==> build 50: inputs <==
==> flow/design.v <==
module keypad_encoder_4x4(input [7:0]data,output reg [3:0] encode_data);
  always @(data) begin
    case(data)
      8'h81: encode_data = 4'd0;
      8'h82: encode_data = 4'd1;
      8'h84: encode_data = 4'd2;
      8'h88: encode_data = 4'd3;
      8'h41: encode_data = 4'd4;
      8'h42: encode_data = 4'd5;
      8'h44: encode_data = 4'd6;
      8'h48: encode_data = 4'd7;
      8'h21: encode_data = 4'd8;
      8'h22: encode_data = 4'd9;
      8'h24: encode_data = 4'd10;
      8'h28: encode_data = 4'd11;
      8'h11: encode_data = 4'd12;
      8'h12: encode_data = 4'd13;
      8'h14: encode_data = 4'd14;
      8'h18: encode_data = 4'd15;
      default: encode_data = 4'd0;
  endcase
 end
endmodule
module keypad_scanner #(parameter rows_count=4, 
                        parameter cols_count=4)(input clk, rst, start, input [rows_count-1:0] rows, input ack, 
                                                output reg[cols_count-1:0] cols,output reg[cols_count+rows_count-1:0] data, output reg done);
  typedef enum {scan_rows, detect_row, wait_key_release} States_e;
  States_e state,nextState;
  always_ff @(posedge clk) begin: rst_clk_blk
    if(!rst) begin
      state <= scan_rows;
    end
    else
      state <= nextState;
  end:rst_clk_blk
  always_ff @(posedge clk) begin: Scanning
   if (!rst) begin 
      cols <= '0;
      cols[0] <= 1; 
   end
   else begin
   if(start == 1) begin:start_fsm
    case(state) 
      scan_rows: begin
                     if(rows == 0) begin
                       cols <= {cols[cols_count-2:0],cols[cols_count-1]}; 
                     end
      end
 endcase
   end
  end
  end:Scanning
  always_comb begin
     case(state) 
      scan_rows: begin 
                   data = '0;
                   done = 0;
                 end
      detect_row: begin 
                    if (ack == 0) begin data = {rows,cols};
                                        done = 1;
                                  end
                    else begin data = 0;
                               done = 0;
                  end
                end            
      wait_key_release: begin 
                   data = 0;
                   done = 0;
                 end  
      default: begin 
                   data = 0;
                   done = 0;
                 end  
    endcase
  end
  always_comb begin: state_change
   case(state) 
     scan_rows: begin
                 if(rows != 0 )
                      nextState = detect_row;
                 else
                      nextState = scan_rows;
     end
     detect_row: if(ack == 1) begin
                    nextState = wait_key_release;
                 end
                 else nextState = detect_row;
     wait_key_release: if(rows != 0) nextState = wait_key_release;
                       else          nextState = scan_rows;
     default: nextState = scan_rows;
   endcase
  end:state_change
endmodule
module keypad_controller #(parameter cols_count=4,parameter rows_count=4)(
                           input clk, rst, enable, ack,
                           output [cols_count-1:0] cols,
                           input [rows_count-1:0]rows,
                           output reg [3:0] encode_data,
                           output reg done);
  wire [cols_count+rows_count-1:0] data;
  keypad_scanner kpad_scanner(.clk(clk), .rst(rst), .start(enable), .rows(rows),.cols(cols),.data(data),.ack(ack),.done(done));
  keypad_encoder_4x4 kpad_encode(.data(data),.encode_data(encode_data));
endmodule
module alu #(parameter BCDdigits=2)(           input [3:0]operator,
					       input bit op1_sign,
					       input bit op2_sign,
                                               input [BCDdigits*4-1:0] operand1,operand2,
                                               output reg [BCDdigits*4*2-1:0]result,
                                               output reg sign);
  parameter plus     = 4'd10;
  parameter subtract = 4'd11;
  parameter mul      = 4'd12;
  parameter div      = 4'd13;
  always_comb begin
     sign = 0;
     case(operator) 
        plus: begin
             if(op1_sign == 0 && op2_sign == 0) begin
	     result =  operand1 + operand2;
             sign = 0;
	     end
	     else if(op1_sign == 0 && op2_sign == 1) begin
	     result =  operand1 - operand2;
             sign = 0;
	     end
	     else if(op1_sign == 1 && op2_sign == 0) begin
	       if (operand1 < operand2) begin
	         result =  operand2 - operand1;
                 sign = 0;
	       end
	       else begin
	         result = operand1 - operand2;
	         sign = 1;
	       end
	       end
	     else begin
	     result =  operand1 + operand2;
             sign = 1;
	     end
            end
        subtract: begin
             if(op1_sign == 0 && op2_sign == 0) begin
	      if (operand1 < operand2) begin
               result = operand2 - operand1;
               sign = 1;
             end
             else begin
               result = operand1 - operand2;
               sign = 0;
             end
             end
            else if(op1_sign == 1 && op2_sign == 1) begin
	      if (operand1 < operand2) begin
               result = operand2 - operand1;
               sign = 0;
             end
             else begin
               result = operand1 - operand2;
               sign = 1;
             end
             end
            else if(op1_sign == 0 && op2_sign == 1) begin
	       result = operand1 + operand2;
               sign = 0;
            end
            else begin
	       result = operand1 + operand2;
               sign = 1;
             end
            end
        mul: begin
             if(op1_sign == 0 && op2_sign == 0) begin
	      result =  operand1 * operand2;
              sign = 0;
	     end
	     else if(op1_sign == 0 && op2_sign == 1) begin
	     result =  operand1 * operand2;
             sign = 1;
	     end
	     else if(op1_sign == 1 && op2_sign == 0) begin
	     result =  operand1 * operand2;
             sign = 1;
	     end
	     else begin
	     result =  operand1 * operand2;
             sign = 0;
	     end
            end
        div: begin
               if(operand2 == 0) result = 0;      
               else  begin
             if(op1_sign == 0 && op2_sign == 0) begin
	      result =  operand1 / operand2;
              sign = 0;
	     end
	     else if(op1_sign == 0 && op2_sign == 1) begin
	     result =  operand1 / operand2;
             sign = 1;
	     end
	     else if(op1_sign == 1 && op2_sign == 0) begin
	     result =  operand1 / operand2;
             sign = 1;
	     end
	     else begin
	     result =  operand1 / operand2;
             sign = 0;
	     end
	       end
            end
        default: begin 
	          result = 0;
		  sign = 0;
		 end
      endcase
  end
endmodule
module BCD2binary #(parameter BCDdigits = 4)(input [BCDdigits*4-1:0] bcd,
                                             output reg [BCDdigits*4-1:0] binary);
 always @(bcd)begin
    binary = bcd[15:12]* 10'd1000 + bcd[11:8] * 8'd100 +bcd[7:4] * 8'd10 + bcd[3:0]; 
 end
endmodule
module binary2BCD(input [15:0] binary,
                  output reg [15:0] bcd);
  reg[3:0] digit1,digit2,digit3,digit4;
  integer counter;
  always @(binary) begin
      digit1 = 0;
      digit2 = 0;
      digit3 = 0;
      digit4 = 0;
      counter = 0;
   if(binary <= 16'h270f) begin   
    for (counter = 15; counter >= 0; counter = counter - 1) begin
      if(digit2 >= 5)  digit2 = digit2 + 3;
      if(digit3 >= 5)  digit3 = digit3 + 3;
      if(digit4 >= 5)  digit4 = digit4 + 3;
      digit1 = digit1 << 1;
      digit1[0] = digit2[3];
      digit2 = digit2 << 1;
      digit2[0] = digit3[3];
      digit3 = digit3 << 1;
      digit3[0] = digit4[3];
      digit4 = digit4 << 1;
      digit4[0] = binary[counter];  
    end
   bcd = {digit1,digit2,digit3,digit4};
  end
  else begin
    bcd = {4'h0,4'ha,4'hb,4'hb};
  end
  end
endmodule
`timescale 1 ns / 1 ns
module control_logic #(parameter BCDdigits=2)(input [3:0] data,
                                            input clk, rst, done,
                                            output reg ack,
                                            output reg [BCDdigits*4*2-1:0] display,
                                            output reg sign);
  typedef enum {start, receiveBCDdigits_set1, receiveOperation, receiveBCDdigits_set2, compute_and_continue, ack_BCDdigits_set1, ack_BCDdigits_set2, ack_operation} States_e;
  States_e state,nextState;
  reg [BCDdigits*4-1:0] operand1,operand2;
  reg [3:0] operator;
  reg op1_sign;
  wire [BCDdigits*4*2-1:0] op_bin1,op_bin2;
  wire [BCDdigits*4*2-1:0] op;
  wire op2_sign,alu_sign;
  reg [15:0] alu_op1,alu_op2;    
  reg [31:0] alu_result;
  reg [15:0] condt_result;
  assign condt_result = (alu_result > 32'd9999) ? '1:alu_result[15:0];
  assign op2_sign = '0;
  alu#(.BCDdigits(4)) alu(.operator(operator),.operand1(op_bin1),.operand2(op_bin2),.result(alu_result),.sign(alu_sign),.op1_sign(op1_sign),.op2_sign(op2_sign));  
  BCD2binary bb1(.bcd(alu_op1),.binary(op_bin1));
  BCD2binary bb2(.bcd(alu_op2),.binary(op_bin2));
  binary2BCD b2b(.binary(condt_result),.bcd(op));
  always_ff @(posedge clk) begin: rst_clk_blk
    if(!rst) begin
     state <= start;
    end
    else
      state <= nextState;
  end:rst_clk_blk
 always @(posedge clk) begin:fsm_logic
      case(state)
        start:   begin  ack <= '0;
                   operand1 <= '0;
                   operand2 <= '0;
                   operator <= '0;
                   alu_op1  <= '0;
                   alu_op2  <= '0; 
                   op1_sign <= '0;
                 end
        receiveBCDdigits_set1: begin 
                            ack <= 1;
                            if(data <= 4'd9) begin   
                              operand1 <= {operand1[BCDdigits*4-4-1:0],data};   
                            end
                            sign <= 0;
                           end
        ack_BCDdigits_set1: 
                            begin 
                               ack <= 0;
                               alu_op1 <= operand1;
                               display <= operand1;
                            end
        receiveOperation: begin
                           ack <= 1;
                           operator <= data[3:0];   
                          end
        ack_operation: 
                       begin 
                          ack <= 0;
                       end
        receiveBCDdigits_set2: begin 
                           ack <= 1;
                             operand2 <= {operand2[BCDdigits*4-4-1:0],data};   
                           sign <= 0;
                         end
        ack_BCDdigits_set2: 
                            begin
                              ack <= 0;
			      sign <= 0;
                              display <= operand2;
                              alu_op2 <= operand2;
                            end
        compute_and_continue: begin 
                         ack <= 1;
                         if(data >=4'd9) begin   
                           if(op != 16'habb) alu_op1 <= op;
                           else alu_op1 <= 0;
                           op1_sign <= alu_sign;
                           operand2 <= '0;
                           alu_op2 <= '0;
                           operator <= data[3:0];
                           display <= op; 
			   sign <= alu_sign;
                         end
                   end
        endcase
  end:fsm_logic
  always_comb begin: always_comb_nextstate
    case(state)
         start:           if(done == 1) nextState = receiveBCDdigits_set1;
                          else nextState = start;
        receiveBCDdigits_set1: 
                          if (done == 1) nextState = ack_BCDdigits_set1;
                          else nextState = receiveBCDdigits_set1;
        ack_BCDdigits_set1: 
                         if(done == 1 && data <= 4'd9) 
                           nextState = receiveBCDdigits_set1;
                         else if (done == 1 && data <=4'd13) 
                           nextState = receiveOperation;
                         else if(done ==1)
                           nextState = start;
                         else nextState = ack_BCDdigits_set1;
        receiveOperation:
                          if(done == 1) nextState = ack_operation;
                          else nextState = receiveOperation;
        ack_operation: 
                     if(done==1)
                       nextState = receiveBCDdigits_set2;
                     else nextState = ack_operation;
        receiveBCDdigits_set2:
                          if (done == 1) nextState = ack_BCDdigits_set2;
                          else nextState = receiveBCDdigits_set2;
        ack_BCDdigits_set2:
                         if(done == 1 && data <= 4'd9) 
                           nextState = receiveBCDdigits_set2;
                         else if (done == 1 && data <= 4'd14) 
                           nextState = compute_and_continue;
                         else if(done ==1)
                           nextState = start;
                         else nextState = ack_BCDdigits_set2;
        compute_and_continue: if (data <= 4'd13)
                           nextState = ack_operation;
                         else if (done == 1)
                           nextState = start;
                         else nextState = compute_and_continue;
        default : nextState = start;       
        endcase
  end: always_comb_nextstate
endmodule
module BCD2seg7 (input [3:0] bcd,
                 output reg [7:0]leds);
	always @(bcd)
		case (bcd)      
			4'h0: leds = 8'b0111_1110;
	   		4'h1: leds = 8'b0011_0000;
			4'h2: leds = 8'b0110_1101;
			4'h3: leds = 8'b0111_1001;
			4'h4: leds = 8'b0011_0011;
			4'h5: leds = 8'b0101_1011;
			4'h6: leds = 8'b0101_1111;
			4'h7: leds = 8'b0111_0000;
			4'h8: leds = 8'b0111_1111;
			4'h9: leds = 8'b0111_1011;
			4'ha: leds = 8'b0100_1111;   
			4'hb: leds = 8'b0000_0101;   
			default: leds = 8'b0000_0000;
		endcase
endmodule
module display #(parameter BCDdigits = 2)(input [BCDdigits*4*2-1:0] display_data,
                                          output wire [7:0]seven_seg_data1,seven_seg_data2,seven_seg_data3,seven_seg_data4);
 BCD2seg7 disp1(.bcd(display_data[15:12]),.leds(seven_seg_data1));
 BCD2seg7 disp2(.bcd(display_data[11:8]),.leds(seven_seg_data2));
 BCD2seg7 disp3(.bcd(display_data[7:4]),.leds(seven_seg_data3));
 BCD2seg7 disp4(.bcd(display_data[3:0]),.leds(seven_seg_data4));
endmodule
`timescale 1 ns / 1 ns
module calculator #(parameter BCDdigits = 2,parameter cols_count=4,parameter rows_count=4)(
                                                                                          input clk,rst,start,
                                                                                          output [cols_count-1:0] cols,
                                                                                          input [rows_count-1:0] rows,
                                                                                          output reg [7:0] digit1,digit2,digit3,digit4,
                                                                                          output reg sign);
  wire [BCDdigits*4*2-1:0] display;
  wire [3:0]encode_data;
  wire done,ack;
  keypad_controller kpad_controller(.clk(clk), .rst(rst), .enable(start), .ack(ack),.cols(cols),.rows(rows),.encode_data(encode_data),.done(done));
  control_logic control_logic(.data(encode_data), .clk(clk), .rst(rst), .done(done), .ack(ack), .display(display),.sign(sign));
  display disp(.display_data(display[15:0]),.seven_seg_data1(digit1),.seven_seg_data2(digit2),.seven_seg_data3(digit3),.seven_seg_data4(digit4));
 endmodule
==> flow/run.sh <==
#!/bin/bash
# the make line also repeats each setting of config.mk as NAME=value (left out here)
make -C /OpenROAD-flow-scripts/flow DESIGN_CONFIG=/design/flow/config.mk WORK_HOME=/design/flow/orfs CLKGATE_MAP_FILE= finish
==> flow/config.mk <==
export PLATFORM = sky130hd
export DESIGN_NAME = calculator
export DESIGN_NICKNAME = calculator
export VERILOG_FILES = /design/flow/design.v
export SDC_FILE = /design/flow/constraint.sdc
export NUM_CORES = 4
export LEC_CHECK = 0
export ABC_AREA = 0
export CAP_MARGIN = 20
export CORE_MARGIN = 2
export CORE_UTILIZATION = 72
export CTS_CLUSTER_DIAMETER = 147
export CTS_CLUSTER_SIZE = 99
export PLACE_DENSITY = 0.43
export SETUP_SLACK_MARGIN = -2.0
export SLEW_MARGIN = 20
export TNS_END_PERCENT = 20
==> flow/constraint.sdc <==
create_clock -name core_clock -period 45.4 [get_ports {clk}]
set_input_delay 9.0800 -clock core_clock [delete_from_list [all_inputs] [get_ports {clk}]]
set_output_delay 9.0800 -clock core_clock [all_outputs]
set_load 0.01 [all_outputs]
==> trial 14 (differences from build 50) <==
==> flow/config.mk (replaced) <==
export PLATFORM = sky130hd
export DESIGN_NAME = calculator
export DESIGN_NICKNAME = calculator
export VERILOG_FILES = /design/flow/design.v
export SDC_FILE = /design/flow/constraint.sdc
export NUM_CORES = 4
export LEC_CHECK = 0
export CAP_MARGIN = 20
export CORE_MARGIN = 2
export CORE_UTILIZATION = 12
export SLEW_MARGIN = 20
==> flow/constraint.sdc (replaced) <==
create_clock -name core_clock -period 116.0 [get_ports {clk}]
set_input_delay 23.2000 -clock core_clock [delete_from_list [all_inputs] [get_ports {clk}]]
set_output_delay 23.2000 -clock core_clock [all_outputs]
set_load 0.01 [all_outputs]
==> run summary <==
Notes on the flow run.

- The flow did not finish.
- The step where the flow halted is 3_5_place_dp, for reference.
- The tool reported: "[ERROR DPL-0038] Utilization greater than 100%, impossible to legalize".
- The floorplan has 82 rows.
- The overall die height is 229.3 um, for reference.
- The chip occupies 52580 um^2.
- The weighted congestion at the end of routability-driven global placement is 1.018, for reference.
- The region available for standard cell placement spans 50170 um^2.
-- figures above: build 50

==> run summary <==
Notes on the physical implementation.

- The flow ran to the end and the layout has no timing, DRC or antenna violations.
- For reference, the placement row count at floorplan is ~200.
- In the post-synthesis netlist, the biggest area contributors are ha_1 (17%), fa_1 (6.2%), nor2_1 (5.1%), edfxtp_1 (4.8%), nand2_1 (4.3%).
- The count of inserted tapcells is 3978, for reference.
- The area of the die is 309000 um^2, for reference.
- According to the floorplan report, the die height is 555.9 um.
- The core footprint is 303000 um^2, for reference.
- After its last routability iteration, the placer logged a weighted congestion of 0.8926.
-- figures above: trial 14

